Design PMPD, start of the top module:
module PMPD(
    input wire clk,
    input wire rst_n,
    input wire sclk,
    input wire mosi,
    input wire ss,
    output wire miso,            
    output wire drive
);
    wire [63:0] state_buffer;
    wire pm;
    wire [15:0] rate_inst;
    wire [15:0] rate_avg;
    wire [7:0] bpm_short_avg;
    wire [7:0] bpm_long_avg;
    wire [5:0] rr_short_avg;
    wire [5:0] rr_long_avg;
    wire pedal_flag;
    wire expression_flag;
    wire bpm_flag;
    wire rr_flag;
    spi_8byte spi (
        .clk(clk),
        .rst_n(rst_n),
        .sclk(sclk),
        .mosi(mosi),
        .ss(ss), 
        .miso(miso), 
        .pm(pm),
        .rate_inst(rate_inst),
        .rate_avg(rate_avg),
        .bpm_short_avg(bpm_short_avg),
        .bpm_long_avg(bpm_long_avg),
        .rr_short_avg(rr_short_avg),
        .rr_long_avg(rr_long_avg),
        .pedal_flag(pedal_flag),
        .expression_flag(expression_flag),
        .bpm_flag(bpm_flag),
        .rr_flag(rr_flag),
        .rx_data(state_buffer)
    );
    wire tick_1hz;
    wire tick_10hz;
    multi_clock_divider prescaler(
        .clk(clk),
        .rst_n(rst_n),
        .tick_1hz(tick_1hz),
        .tick_10hz(tick_10hz)
    );
    check_pedal check_pedal(
        .clk(clk),
        .rst_n(rst_n),
        .tick_10hz(tick_10hz),
        .pedal_buffer(state_buffer[31:24]),
        .pedal_flag(pedal_flag),
        .rate_inst(rate_inst),
        .rate_avg(rate_avg)
    );
    check_expression check_expression(
        .clk(clk),
        .rst_n(rst_n),
        .expression_buffer(state_buffer[23:16]),
        .expression_flag(expression_flag)        
    );
  ...
Settings: LEC_CHECK=0, CAP_MARGIN=20, CORE_MARGIN=2, CORE_UTILIZATION=71, CTS_CLUSTER_DIAMETER=218, CTS_CLUSTER_SIZE=31, HOLD_SLACK_MARGIN=-0.09, PLACE_DENSITY=0.63, SLEW_MARGIN=20, TNS_END_PERCENT=75; clock period 8.19 ns.
run.sh (not shown) runs the stock make flow with config.mk's settings and CLKGATE_MAP_FILE=.
Next try:
Settings changed: CORE_UTILIZATION 71 to 37, CTS_CLUSTER_DIAMETER 218 to unset, CTS_CLUSTER_SIZE 31 to unset, HOLD_SLACK_MARGIN -0.09 to unset, PLACE_DENSITY 0.63 to unset, TNS_END_PERCENT 75 to unset.
Clock period 8.19 ns to 8.01 ns, I/O delays scaled along.
Result: The changed run went through all stages and came out clean; wire length came out higher by 4.5%; area after synthesis is unchanged; final cell count came out higher by 24%.
Next try:
Settings changed: ABC_AREA set to 1, CORE_UTILIZATION 37 to 60, CTS_CLUSTER_SIZE set to 98.
Clock period 8.01 ns to 6.87 ns, I/O delays scaled along.
The changed run ran to the end with no violations.
Register-to-register slack degrades by 490 ps.
Total power went up by about 14%.
Core utilization grows by 25 points.
Critical path depth is higher by 3.
Flip-flop count does not change.
Clock skew drops by 14 ps.

========
PMPD again, from the RTL that the note above started with.
clock: 5.26 ns
lec_check: 0
abc_area: 0
cap_margin: 20
core_margin: 2
core_utilization: 72
cts_cluster_size: 99
place_density_lb_addon: 0.0
setup_slack_margin: 1.53
slew_margin: 20
The first run finished but failed the layout checks on setup timing.
Then changed:
Settings changed: ABC_AREA 0 to not set, CORE_UTILIZATION 72 to 40, CTS_CLUSTER_SIZE 99 to not set, PLACE_DENSITY_LB_ADDON 0.0 to not set, SETUP_SLACK_MARGIN 1.53 to not set.
Clock period 5.26 ns to 8.01 ns, I/O delays scaled along.
=>
- This time the run completed with no timing, DRC or antenna violations
- combinational power decreases by well over a third
- die area increases by well over a third
- area after synthesis is unchanged
- global-route usage decreases by 12 points
- synthesized cell count does not change
- wire length decreases by roughly a tenth
- via count decreases by a few percent

========
Starting RTL as in the previous note.
Settings: LEC_CHECK=0, CAP_MARGIN=20, CORE_MARGIN=2, CORE_UTILIZATION=21, SLEW_MARGIN=20; clock period 15.2 ns.
The first run passed the timing, design-rule and antenna checks.
Next try:
Settings changed: ABC_AREA set to 1, CORE_UTILIZATION 21 to 72, CTS_CLUSTER_DIAMETER set to 394, CTS_CLUSTER_SIZE set to 10.
Clock period 15.2 ns to 4.45 ns, I/O delays scaled along.
Effect: The changed run produced a layout that fails on setup timing. Wire length went up by a quarter to a third. Worst setup slack gets worse by 9.3 ns. Sequential power went up to 3.4 times its value. Clock-buffer cell count went down by 53. Synthesized area went up slightly. Cell area is about the same. Utilization went up by 59 points. Via count went up by well over a third. Worst hold slack gets worse by 0.27 ns. Final cell count went down by a few percent. Register-to-register slack gets worse by 9.3 ns.
Next try:
Settings changed: ABC_AREA 1 to unset, CTS_CLUSTER_DIAMETER 394 to unset, CTS_CLUSTER_SIZE 10 to 32, PLACE_DENSITY_LB_ADDON set to 0.0, SETUP_SLACK_MARGIN set to 1.29.
Result: The changed run ran to the end with violations: setup timing. Clock skew goes up by 0.0073 ns. Combinational power goes down by about 8%. Wire length goes down by about 16%. Synthesized cell count goes down by about 35%. Via count goes down by 24%. Setup slack is better by 0.19 ns. Clock-buffer cell count goes up by 18. Fmax goes up by about 3%. Sequential power hardly moves. Synthesized area goes down by 0.50%.
Next try:
Settings changed: CORE_UTILIZATION 72 to 17, CTS_CLUSTER_SIZE 32 to unset, PLACE_DENSITY_LB_ADDON 0.0 to unset, SETUP_SLACK_MARGIN 1.29 to unset.
Clock period 4.45 ns to 13.0 ns, I/O delays scaled along.
Effect:
- Now the flow finished clean
- global-route usage went down by 20 points
- core utilization went down by 64 points
- worst setup slack gets better by 7.3 ns
- non-clock buffer count went down by 440
- area after synthesis stays the same
- die area went up to 4.2 times its value
- routed wire length went down by 12%
Next try:
Settings changed: ABC_AREA set to 1, CORE_UTILIZATION 17 to 59, CTS_CLUSTER_SIZE set to 98.
Clock period 13.0 ns to 6.31 ns, I/O delays scaled along.
Effect: Now the flow completed, yet does not pass: setup timing; global-route usage went up by 16 points; worst setup slack loses 5.7 ns; routed wire length climbs by 16%.
Next try:
Settings changed: ABC_AREA 1 to unset, CORE_UTILIZATION 59 to 67, CTS_CLUSTER_SIZE 98 to 23.
Clock period 6.31 ns to 4.45 ns, I/O delays scaled along.
After rerunning: The new run produced a layout that fails on setup timing. Final cell count falls by a quarter to a third. Count of clock-buffer cells in the layout shrinks by 4. Wire length fell by a little under a tenth. Maximum frequency increases by a few percent.

========
Starting RTL as in the previous note.
clock: 5.33 ns
lec_check: 0
cap_margin: 20
core_margin: 2
core_utilization: 72
cts_cluster_size: 47
gpl_routability_driven: 1
place_density_lb_addon: 0.0
setup_slack_margin: 1.56
slew_margin: 20
The starting point finished but fails on negative setup slack.
Then changed:
- CORE_ASPECT_RATIO: default -> 0.5
Outcome:
- The changed run finished but fails on negative setup slack
- wire length went up by a little under a tenth
- sequential share of layout area hardly moves
- clock power went down by a few percent
- core utilization went down by 0.28 points
Then changed:
- ABC_AREA: default -> 1
- CORE_ASPECT_RATIO: 0.5 -> default
- PLACE_DENSITY_LB_ADDON: 0.0 -> 0.2
- SETUP_SLACK_MARGIN: 1.56 -> 0.12
The new run reached the layout checks and failed them: negative setup slack.
Via count climbs by a quarter to a third.
Total power climbs by a few percent.
Global-route usage climbs by 3.4 points.
Clock power climbs by a little under a tenth.
Cell count climbs by well over a third.
Combinational power climbs by roughly a tenth.
Register-to-register slack got worse by 0.12 ns.
Core utilization drops by 0.43 points.

========
PMPD again, from the RTL that the note above started with.
Settings: LEC_CHECK=0, ABC_AREA=1, CAP_MARGIN=5, CELL_PAD_IN_SITES_DETAIL_PLACEMENT=1, CORE_ASPECT_RATIO=1.22, CORE_MARGIN=2, CORE_UTILIZATION=60, CTS_CLUSTER_DIAMETER=291, GPL_TIMING_DRIVEN=0, HOLD_SLACK_MARGIN=0.1, MIN_ROUTING_LAYER=met2, PLACE_DENSITY=0.93, SETUP_SLACK_MARGIN=-0.83, SLEW_MARGIN=20; clock period 14.0 ns.
The starting point ended with an error in 5_1_grt.
Change:
- ABC_AREA: 1 -> unset
- CAP_MARGIN: 5 -> 20
- CELL_PAD_IN_SITES_DETAIL_PLACEMENT: 1 -> unset
- CORE_ASPECT_RATIO: 1.22 -> 0.8
- CORE_UTILIZATION: 60 -> 30
- CTS_CLUSTER_DIAMETER: 291 -> unset
- HOLD_SLACK_MARGIN: 0.1 -> unset
- MIN_ROUTING_LAYER: met2 -> unset
- PLACE_DENSITY: 0.93 -> unset
- SETUP_SLACK_MARGIN: -0.83 -> unset
- SLEW_MARGIN: 20 -> 30
- TNS_END_PERCENT: unset -> 25
- clock period: 14.0 -> 10.0 ns (I/O delays scaled with it)
After rerunning: Now the flow passed the timing, design-rule and antenna checks. Die size went up by 98%. Synthesized cell count went down by 35%. Synthesized area went down by 0.50%.
Change:
- CORE_ASPECT_RATIO: 0.8 -> unset
- CORE_UTILIZATION: 30 -> 67
- CTS_CLUSTER_SIZE: unset -> 25
- GPL_TIMING_DRIVEN: 0 -> unset
- SLEW_MARGIN: 30 -> 20
- TNS_END_PERCENT: 25 -> unset
- clock period: 10.0 -> 4.45 ns (I/O delays scaled with it)
With this change the flow completed, yet does not pass: negative setup slack. Via count barely changes. Routed wire length falls by 13%. Final area rises by 1.1%. Count of clock-buffer cells in the layout rose by 5. Maximum frequency goes up by 26%. Sequential power rose by 120%.

========
run A:
Starting RTL as in the previous note.
Settings: LEC_CHECK=0, CAP_MARGIN=20, CELL_PAD_IN_SITES_DETAIL_PLACEMENT=2, CORE_ASPECT_RATIO=0.69, CORE_MARGIN=6, CORE_UTILIZATION=22, CTS_CLUSTER_DIAMETER=24, CTS_CLUSTER_SIZE=47, GPL_ROUTABILITY_DRIVEN=1, HOLD_SLACK_MARGIN=-0.08, MAX_ROUTING_LAYER=met4, PLACE_DENSITY=0.54, SETUP_SLACK_MARGIN=0.12, SLEW_MARGIN=25; clock period 8.41 ns.
Run A went all the way through synthesis, placement and routing and the layout is clean on timing, DRC and antenna.
--- input diff run A..run B ---
Settings: a change of CORE_UTILIZATION from 22 to 72; a deleted CTS_CLUSTER_DIAMETER that had been 24; a deleted HOLD_SLACK_MARGIN that had been -0.08; a deleted CORE_ASPECT_RATIO that had been 0.69; a change of SLEW_MARGIN from 25 to 20; a deleted MAX_ROUTING_LAYER that had been met4; a change of SETUP_SLACK_MARGIN from 0.12 to -0.53; a change of CORE_MARGIN from 6 to 2; a deleted CELL_PAD_IN_SITES_DETAIL_PLACEMENT that had been 2; a change of PLACE_DENSITY from 0.54 to 0.35; a change of the clock period (ns, I/O delays scaled along) from 8.41 to 5.33.
Notes after the runs:
- Run B: flow complete, layout not clean; failing: negative setup slack
- When run B is measured against run A, its count of non-filler cells in the finished layout turns out 3576 lower.
- Re overall routing resource usage: run B is 14 points up on run A.
- Compared with run A, in run B core utilization grew by 55 points; first-iteration DRC count grew by 428; non-clock buffer count increased by 460% relative to the old numbers; wire length went down by 55000 um.
- Largest driver fanout on the critical path: run B and run A compared, lower one is run B
- Comparing met1 usage for run B and run A, the smaller number came from run A.
- Run B against run A; total power is up by a little under 10%.
- NOTE: switching part of the total in run B falls short of that of run A
- Total setup buffers inserted after CTS | run B above run A
Input changes introduced in run C (baseline for comparison: run B):
Settings: changing SETUP_SLACK_MARGIN from -0.53 to 1.56; changing PLACE_DENSITY from 0.35 to 0.36; setting CTS_CLUSTER_DIAMETER to 29 for the first time.
## What came out
[run C] flow finished | final checks: failed | reasons: negative setup slack
Of run C and run B, run C shows the higher worst setup slack, with run B below it.
Against run B, met1 wire length in run C rose by more than 10%.
Note that the global-route wire length before repair recorded for run B amounts to 0.824 times the value seen in run C.
Reported for run C and run B, share of flip-flops with an asynchronous set or reset after synthesis turned out identical to the last digit.
From run B to run C the numbers moved as follows: number of resized instances in the post-cts repair step higher, fraction of area in multi-input gates has decreased.
Delta (run C minus run B): setup TNS after final layout lost 1.44 ns; power drawn by the clock network increased about 70%; final cell count increased 4.4%; power density over the cells moved up.
[inputs] run D vs run C
Settings: clearing CTS_CLUSTER_DIAMETER, which used to be 29; clearing GPL_ROUTABILITY_DRIVEN, which used to be 1; swapping 72 for 40 in CORE_UTILIZATION; clearing PLACE_DENSITY, which used to be 0.36; clearing CTS_CLUSTER_SIZE, which used to be 47; clearing SETUP_SLACK_MARGIN, which used to be 1.56; swapping 5.33 for 10.0 in the clock period (ns, I/O delays scaled along).
[summary]
NOTE: fraction of met1 tracks used by global routing in run D falls short of that of run C
Having completed the whole flow, run D delivered a layout that passed the timing, design-rule and antenna checks.
Run D gives less sum of routed wire length over all layers than run C did.
Run D vs run C on sequential share of layout area: run D is the higher one.
Re overall power consumption: run C and run D aren't equal, and the lower value belongs to run D.
The clock-buffer cell count in run D is 0.71 times that in run C.
Measured against each other, run C and run D differ in routed wirelength normalized by instance count, the lower figure coming from run D.
Input-level comparison between run E and run D:
Settings: ABC_AREA now 1, previously not set; CTS_CLUSTER_DIAMETER now 291, previously not set.
On post-layout worst setup margin, run D loses to run E. Run E finished every step from synthesis to the final layout, and the layout passed the timing, design-rule and antenna checks. From run D to run E, setup violation total in the final timing report did not move at all. Compared with run D, first-pass GRT wire length in run E increased by more than 10%. Summary: with run D as the reference, number of global-route vias before repair in run E moved up by more than a quarter. Compared run E against run D; adder and majority cell fraction of the synthesized area within noise. Master of the slowest instance on the critical path: fa_1 -> run E, xor2_1 -> run D.

========
PMPD again, from the RTL that the note above started with.
Settings: LEC_CHECK=0, ABC_AREA=0, CAP_MARGIN=5, CELL_PAD_IN_SITES_DETAIL_PLACEMENT=1, CORE_ASPECT_RATIO=1.22, CORE_MARGIN=2, CORE_UTILIZATION=60, CTS_CLUSTER_DIAMETER=291, GPL_TIMING_DRIVEN=0, HOLD_SLACK_MARGIN=0.17, MIN_ROUTING_LAYER=met2, PLACE_DENSITY=0.93, SETUP_SLACK_MARGIN=-0.83, SLEW_MARGIN=20; clock period 14.0 ns.
The baseline aborted during global routing, error GRT-0116.
Then changed:
- ABC_AREA: 0 -> default
- CAP_MARGIN: 5 -> 20
- CELL_PAD_IN_SITES_DETAIL_PLACEMENT: 1 -> default
- CORE_ASPECT_RATIO: 1.22 -> default
- CORE_UTILIZATION: 60 -> 40
- CTS_CLUSTER_DIAMETER: 291 -> default
- GPL_TIMING_DRIVEN: 0 -> default
- HOLD_SLACK_MARGIN: 0.17 -> default
- MIN_ROUTING_LAYER: met2 -> default
- PLACE_DENSITY: 0.93 -> default
- SETUP_SLACK_MARGIN: -0.83 -> default
- clock period: 14.0 -> 5.44 ns (I/O delays scaled with it)
Effect: Now the flow finished with setup timing left. Synthesized cell count stays the same. Die size increases by 49%. Synthesized area stays the same.
Then changed:
- CORE_ASPECT_RATIO: default -> 0.8
- SLEW_MARGIN: 20 -> 35
- TNS_END_PERCENT: default -> 25
- clock period: 5.44 -> 10.0 ns (I/O delays scaled with it)
Now the flow passed the timing, design-rule and antenna checks; clock power falls by 47%; non-clock buffer count came out lower by 335; routed wire length decreases by 1.3%; global-route usage shrinks by 0.14 points.

========
Starting RTL as in the previous note.
==> flow/design.v (excerpt) <==
module PMPD(
    input wire clk,
    input wire rst_n,
    input wire sclk,
    input wire mosi,
    input wire ss,
    output wire miso,            
    output wire drive
);
==> flow/config.mk <==
export PLATFORM = sky130hd
export DESIGN_NAME = PMPD
export DESIGN_NICKNAME = PMPD
export VERILOG_FILES = /design/flow/design.v
export SDC_FILE = /design/flow/constraint.sdc
export NUM_CORES = 4
export LEC_CHECK = 0
export ABC_AREA = 1
export CAP_MARGIN = 20
export CELL_PAD_IN_SITES_DETAIL_PLACEMENT = 2
export CORE_ASPECT_RATIO = 0.69
export CORE_MARGIN = 6
export CORE_UTILIZATION = 22
export CTS_CLUSTER_DIAMETER = 24
export CTS_CLUSTER_SIZE = 47
export GPL_ROUTABILITY_DRIVEN = 1
export HOLD_SLACK_MARGIN = -0.08
export MAX_ROUTING_LAYER = met4
export PLACE_DENSITY_LB_ADDON = 0.07
export SETUP_SLACK_MARGIN = 0.12
export SLEW_MARGIN = 25
==> flow/constraint.sdc <==
create_clock -name core_clock -period 8.41 [get_ports {clk}]
set_input_delay 1.6820 -clock core_clock [delete_from_list [all_inputs] [get_ports {clk}]]
set_output_delay 1.6820 -clock core_clock [all_outputs]
set_load 0.01 [all_outputs]
Change:
- ABC_AREA: 1 -> 0
- GPL_ROUTABILITY_DRIVEN: 1 -> 0
- PLACE_DENSITY_LB_ADDON: 0.07 -> unset
The new run finished clean.
Global-route usage grows by 0.10 points.
Critical path depth goes down by 5.
Utilization came out lower by 1.8 points.
Hold slack improves by 9.3 ps.
Power went down by 22%.
First-iteration DRC count is lower by 7.3%.
Maximum frequency is lower by 3.1%.
Worst setup slack gets worse by 250 ps.
Area after synthesis goes down by 0.50%.
Change:
- ABC_AREA: 0 -> unset
- CELL_PAD_IN_SITES_DETAIL_PLACEMENT: 2 -> unset
- CORE_ASPECT_RATIO: 0.69 -> unset
- GPL_ROUTABILITY_DRIVEN: 0 -> 1
- MAX_ROUTING_LAYER: met4 -> unset
- PLACE_DENSITY: unset -> 0.54
After rerunning:
- area after synthesis is unchanged
- cell count came out higher by a few percent
- clock-buffer cell count came out higher by 266
- cell area came out higher by a few percent
- via count came out lower by a few percent
- first-iteration DRC count came out lower by about a fifth
- core utilization came out higher by 1.4 points
Power is estimated from default activity; no workload was simulated.
